// digital_loc
module digital_loc(
    input key_a,
    input key_b,
    input key_c,
    input key_d,
    input reset,
	 input clk,
    output [6:0] postion_state,
	 output  [3:0] x,
	 output reg [1:0] Led2,
	 output  [3:0] selector,
	 output reg dot,
	 output S_CLK,
	 output LR_CLK,
	 output M_CLK,
	 output  Sin
    );
clock: 2.99 ns
lec_check: 0
abc_area: 0
cap_margin: 20
core_margin: 2
core_utilization: 72
cts_cluster_diameter: 232
setup_slack_margin: 0.21
slew_margin: 20
run.sh (not shown) runs the stock make flow with config.mk's settings and CLKGATE_MAP_FILE=.
The baseline ran to the end with violations: setup timing.
Rerun with:
- ABC_AREA: 0 -> default
- CORE_UTILIZATION: 72 -> 58
- CTS_CLUSTER_DIAMETER: 232 -> default
- SETUP_SLACK_MARGIN: 0.21 -> default
- clock period: 2.99 -> 6.89 ns (I/O delays scaled with it)
Now the flow completed without violations.
Setup slack gets better by 2.3 ns.
Critical path depth does not change.
Routed wire length goes down by about a fifth.
Power goes down by well over a third.
Cell count goes down by a few percent.
Final area goes down by a little under a tenth.
Worst hold slack gets better by 0.45 ns.
Die size goes up by a quarter to a third.
Rerun with:
- CORE_UTILIZATION: 58 -> 70
- CTS_CLUSTER_DIAMETER: default -> 44
- SETUP_SLACK_MARGIN: default -> 2.97
- clock period: 6.89 -> 10.0 ns (I/O delays scaled with it)
What happened:
- The changed run went through all stages and came out clean
- wire length came out higher by 0.94%
- hold slack gains 0.0047 ns
- power came out lower by 28%
- area after synthesis does not change
- setup slack improved by 2.5 ns
- global-route usage is higher by 4.9 points
- utilization rose by 13 points
- design area rose by 0.35%
Rerun with:
- CORE_UTILIZATION: 70 -> 29
- CTS_CLUSTER_DIAMETER: 44 -> default
- SETUP_SLACK_MARGIN: 2.97 -> default
- clock period: 10.0 -> 5.3 ns (I/O delays scaled with it)
Outcome: Cell area went up by 2.5%. Sequential power went up by 89%. Total power went up by 82%. Hold slack barely changes. Wire length went up by 6.0%. Critical path depth is unchanged. Clock skew stays flat. Count of clock-buffer cells in the layout went up by 3. Global-route usage went down by 17 points. Worst setup slack degrades by 3.7 ns.

========
delta:
digital_loc again, from the RTL that the note above started with.
make LEC_CHECK=0 CAP_MARGIN=20 CELL_PAD_IN_SITES_GLOBAL_PLACEMENT=0 CORE_ASPECT_RATIO=0.91 CORE_MARGIN=2 CORE_UTILIZATION=72 CTS_CLUSTER_DIAMETER=32 GPL_TIMING_DRIVEN=1 HOLD_SLACK_MARGIN=0.3 MIN_ROUTING_LAYER=met1 SETUP_SLACK_MARGIN=-0.18 SLEW_MARGIN=20 finish   # period 2.98 ns
delta finished all stages; layout check result: FAIL, due to negative setup slack.
Here is what was changed in the inputs of epsilon compared with delta.
Settings: SETUP_SLACK_MARGIN no longer set, was -0.18; HOLD_SLACK_MARGIN no longer set, was 0.3; PLACE_DENSITY now 0.45, previously not set; CORE_UTILIZATION now 66, was 72; CORE_ASPECT_RATIO no longer set, was 0.91; the clock period (ns, I/O delays scaled along) now 3.46, was 2.98.
Notes after the runs:
On proportion of power drawn by combinational gates, epsilon and delta are basically level. In the metrics for epsilon and delta, the one carrying the lower starting density of the core is epsilon. [compare] base=delta new=epsilon: overall power after layout now sits lower, total via count after detailed routing now sits lower, endpoint arrival time on the critical path now sits higher. epsilon: flow completed, timing, DRC and antenna clean.

========
Starting RTL as in the previous note.
Design digital_loc, start of the top module:
module digital_loc(
    input key_a,
    input key_b,
    input key_c,
    input key_d,
    input reset,
	 input clk,
    output [6:0] postion_state,
	 output  [3:0] x,
	 output reg [1:0] Led2,
	 output  [3:0] selector,
	 output reg dot,
	 output S_CLK,
	 output LR_CLK,
	 output M_CLK,
	 output  Sin
    );
Settings: LEC_CHECK=0, CAP_MARGIN=20, CELL_PAD_IN_SITES_GLOBAL_PLACEMENT=0, CORE_MARGIN=2, CORE_UTILIZATION=72, CTS_CLUSTER_DIAMETER=32, GPL_TIMING_DRIVEN=1, MIN_ROUTING_LAYER=met1, PLACE_DENSITY=0.66, SETUP_SLACK_MARGIN=0.37, SLEW_MARGIN=20; clock period 2.95 ns.
The baseline finished but fails on setup timing.
Edit:
- CELL_PAD_IN_SITES_GLOBAL_PLACEMENT: 0 -> default
- CORE_UTILIZATION: 72 -> 40
- CTS_CLUSTER_DIAMETER: 32 -> default
- GPL_TIMING_DRIVEN: 1 -> default
- MIN_ROUTING_LAYER: met1 -> default
- PLACE_DENSITY: 0.66 -> default
- SETUP_SLACK_MARGIN: 0.37 -> default
- clock period: 2.95 -> 4.9 ns (I/O delays scaled with it)
With this change the flow ran to the end with no violations.
Global-route usage goes down by 20 points.
Clock-buffer cell count is lower by 23.
Non-clock buffer count shrinks by 138.
Register-to-register slack improved by 1500 ps.
Flip-flop count does not change.
Cell count climbs by about 3%.
Via count came out lower by about 18%.
Clock power came out lower by 58%.
Wire length fell by about 27%.
Worst setup slack is better by 910 ps.
Synthesized area does not change.
Edit:
- ABC_AREA: default -> 1
- CORE_UTILIZATION: 40 -> 72
- CTS_CLUSTER_DIAMETER: default -> 232
- clock period: 4.9 -> 2.99 ns (I/O delays scaled with it)
Outcome: The new run completed, yet does not pass: setup timing. Routed wire length climbs by a quarter to a third. Clock-buffer cell count climbs by 1. Via count climbs by well over a third. Flip-flop count does not change. Clock skew climbs by 9.2 ps. Global-route usage climbs by 21 points.
Edit:
- ABC_AREA: 1 -> default
- CORE_UTILIZATION: 72 -> 70
- CTS_CLUSTER_DIAMETER: 232 -> default
- clock period: 2.99 -> 4.47 ns (I/O delays scaled with it)
After rerunning:
- This time the run finished with timing, DRC and antenna clean
- power falls by a quarter to a third
- non-clock buffer count goes down by 62
- area after synthesis drops by a little under a tenth
- clock-buffer cell count went up by 4
- final area decreases by roughly a tenth
- clock power decreases by well over a third
- via count shrinks by a quarter to a third
- register-to-register slack is better by 900 ps
- setup slack improves by 320 ps

========
Starting RTL as in the previous note.
Settings: LEC_CHECK=0, ABC_AREA=1, CAP_MARGIN=10, CELL_PAD_IN_SITES_GLOBAL_PLACEMENT=3, CORE_MARGIN=10, CORE_UTILIZATION=59, CTS_CLUSTER_SIZE=15, GPL_TIMING_DRIVEN=0, MAX_ROUTING_LAYER=met4, SLEW_MARGIN=5, TNS_END_PERCENT=75; clock period 10.0 ns.
The first run never finished: it broke off in global placement without I/O (3_1_place_gp_skip_io).
Change:
Settings changed: CAP_MARGIN 10 to 20, CELL_PAD_IN_SITES_GLOBAL_PLACEMENT 3 to unset, CORE_MARGIN 10 to 2, CORE_UTILIZATION 59 to 72, CTS_CLUSTER_SIZE 15 to unset, GPL_TIMING_DRIVEN 0 to unset, MAX_ROUTING_LAYER met4 to unset, SLEW_MARGIN 5 to 20, TNS_END_PERCENT 75 to unset.
Clock period 10.0 ns to 2.97 ns, I/O delays scaled along.
After rerunning:
- The changed run finished with hold timing left
- synthesized cell count does not change
- area after synthesis does not change
- die size fell by 31%
Change:
Settings changed: CORE_ASPECT_RATIO set to 0.69, CTS_CLUSTER_SIZE set to 12.
Result: Now the flow ran to the end with no violations. Final area came out lower slightly. Power came out lower by a few percent. Utilization came out lower by 1.5 points. Clock skew came out lower by 0.0099 ns. Setup slack loses 0.032 ns. Non-clock buffer count came out higher by 7.
Change:
Settings changed: CORE_ASPECT_RATIO 0.69 to unset, CTS_CLUSTER_SIZE 12 to 11, PLACE_DENSITY_LB_ADDON set to 0.02, SETUP_SLACK_MARGIN set to 0.88.
This time the run finished but fails on setup timing.
Total power went up by 6.6%.
Routed wire length went up by 26%.
Worst setup slack gets worse by 0.19 ns.
Final cell count went up by 3.5%.
Via count went up by 14%.
Clock power went up by 14%.
Sequential power stays flat.

========
Starting RTL as in the previous note.
make LEC_CHECK=0 CAP_MARGIN=25 CELL_PAD_IN_SITES_DETAIL_PLACEMENT=1 CELL_PAD_IN_SITES_GLOBAL_PLACEMENT=1 CORE_ASPECT_RATIO=0.84 CORE_MARGIN=2 CORE_UTILIZATION=40 CTS_CLUSTER_DIAMETER=32 GPL_ROUTABILITY_DRIVEN=0 GPL_TIMING_DRIVEN=1 MAX_ROUTING_LAYER=met5 MIN_ROUTING_LAYER=met1 PLACE_DENSITY=0.45 SLEW_MARGIN=20 TNS_END_PERCENT=75 finish   # period 6.81 ns
The baseline went through all stages and came out clean.
==> next run, changes <==
- CAP_MARGIN: 25 -> 15
- CORE_MARGIN: 2 -> 3
- CORE_UTILIZATION: 40 -> 47
- GPL_ROUTABILITY_DRIVEN: 0 -> 1
- MAX_ROUTING_LAYER: met5 -> met4
- PLACE_DENSITY: 0.45 -> default
- PLACE_DENSITY_LB_ADDON: default -> 0.06
- SETUP_SLACK_MARGIN: default -> 1.8
- clock period: 6.81 -> 7.93 ns (I/O delays scaled with it)
The new run passed the timing, design-rule and antenna checks.
Die size shrinks by roughly a tenth.
Worst setup slack is better by 0.94 ns.
Count of clock-buffer cells in the layout shrinks by 23.
Design area shrinks by a few percent.
Worst hold slack is better by 0.014 ns.
Wire length hardly moves.
Synthesized area stays the same.
Core utilization grows by 7.8 points.
Critical path depth stays the same.
Power shrinks by about a fifth.
==> next run, changes <==
- CAP_MARGIN: 15 -> 20
- CELL_PAD_IN_SITES_DETAIL_PLACEMENT: 1 -> default
- CELL_PAD_IN_SITES_GLOBAL_PLACEMENT: 1 -> 3
- CORE_ASPECT_RATIO: 0.84 -> default
- CORE_MARGIN: 3 -> 2
- CORE_UTILIZATION: 47 -> 58
- GPL_ROUTABILITY_DRIVEN: 1 -> default
- MAX_ROUTING_LAYER: met4 -> default
- PLACE_DENSITY_LB_ADDON: 0.06 -> default
- SETUP_SLACK_MARGIN: 1.8 -> default
- TNS_END_PERCENT: 75 -> default
- clock period: 7.93 -> 2.98 ns (I/O delays scaled with it)
=> Now the flow did not get past 3_1_place_gp_skip_io with GPL-0301. Synthesized cell count is unchanged. Synthesized area stays the same. Die area shrinks by about 20%.
==> next run, changes <==
- CELL_PAD_IN_SITES_GLOBAL_PLACEMENT: 3 -> default
- CORE_UTILIZATION: 58 -> 10
- CTS_CLUSTER_DIAMETER: 32 -> default
- GPL_TIMING_DRIVEN: 1 -> default
- MIN_ROUTING_LAYER: met1 -> default
- clock period: 2.98 -> 12.7 ns (I/O delays scaled with it)
=>
- Now the flow went through all stages and came out clean
- area after synthesis stays the same
- synthesized cell count does not change
- die area came out higher to 5.6 times its value
Power is estimated from default activity; no workload was simulated.
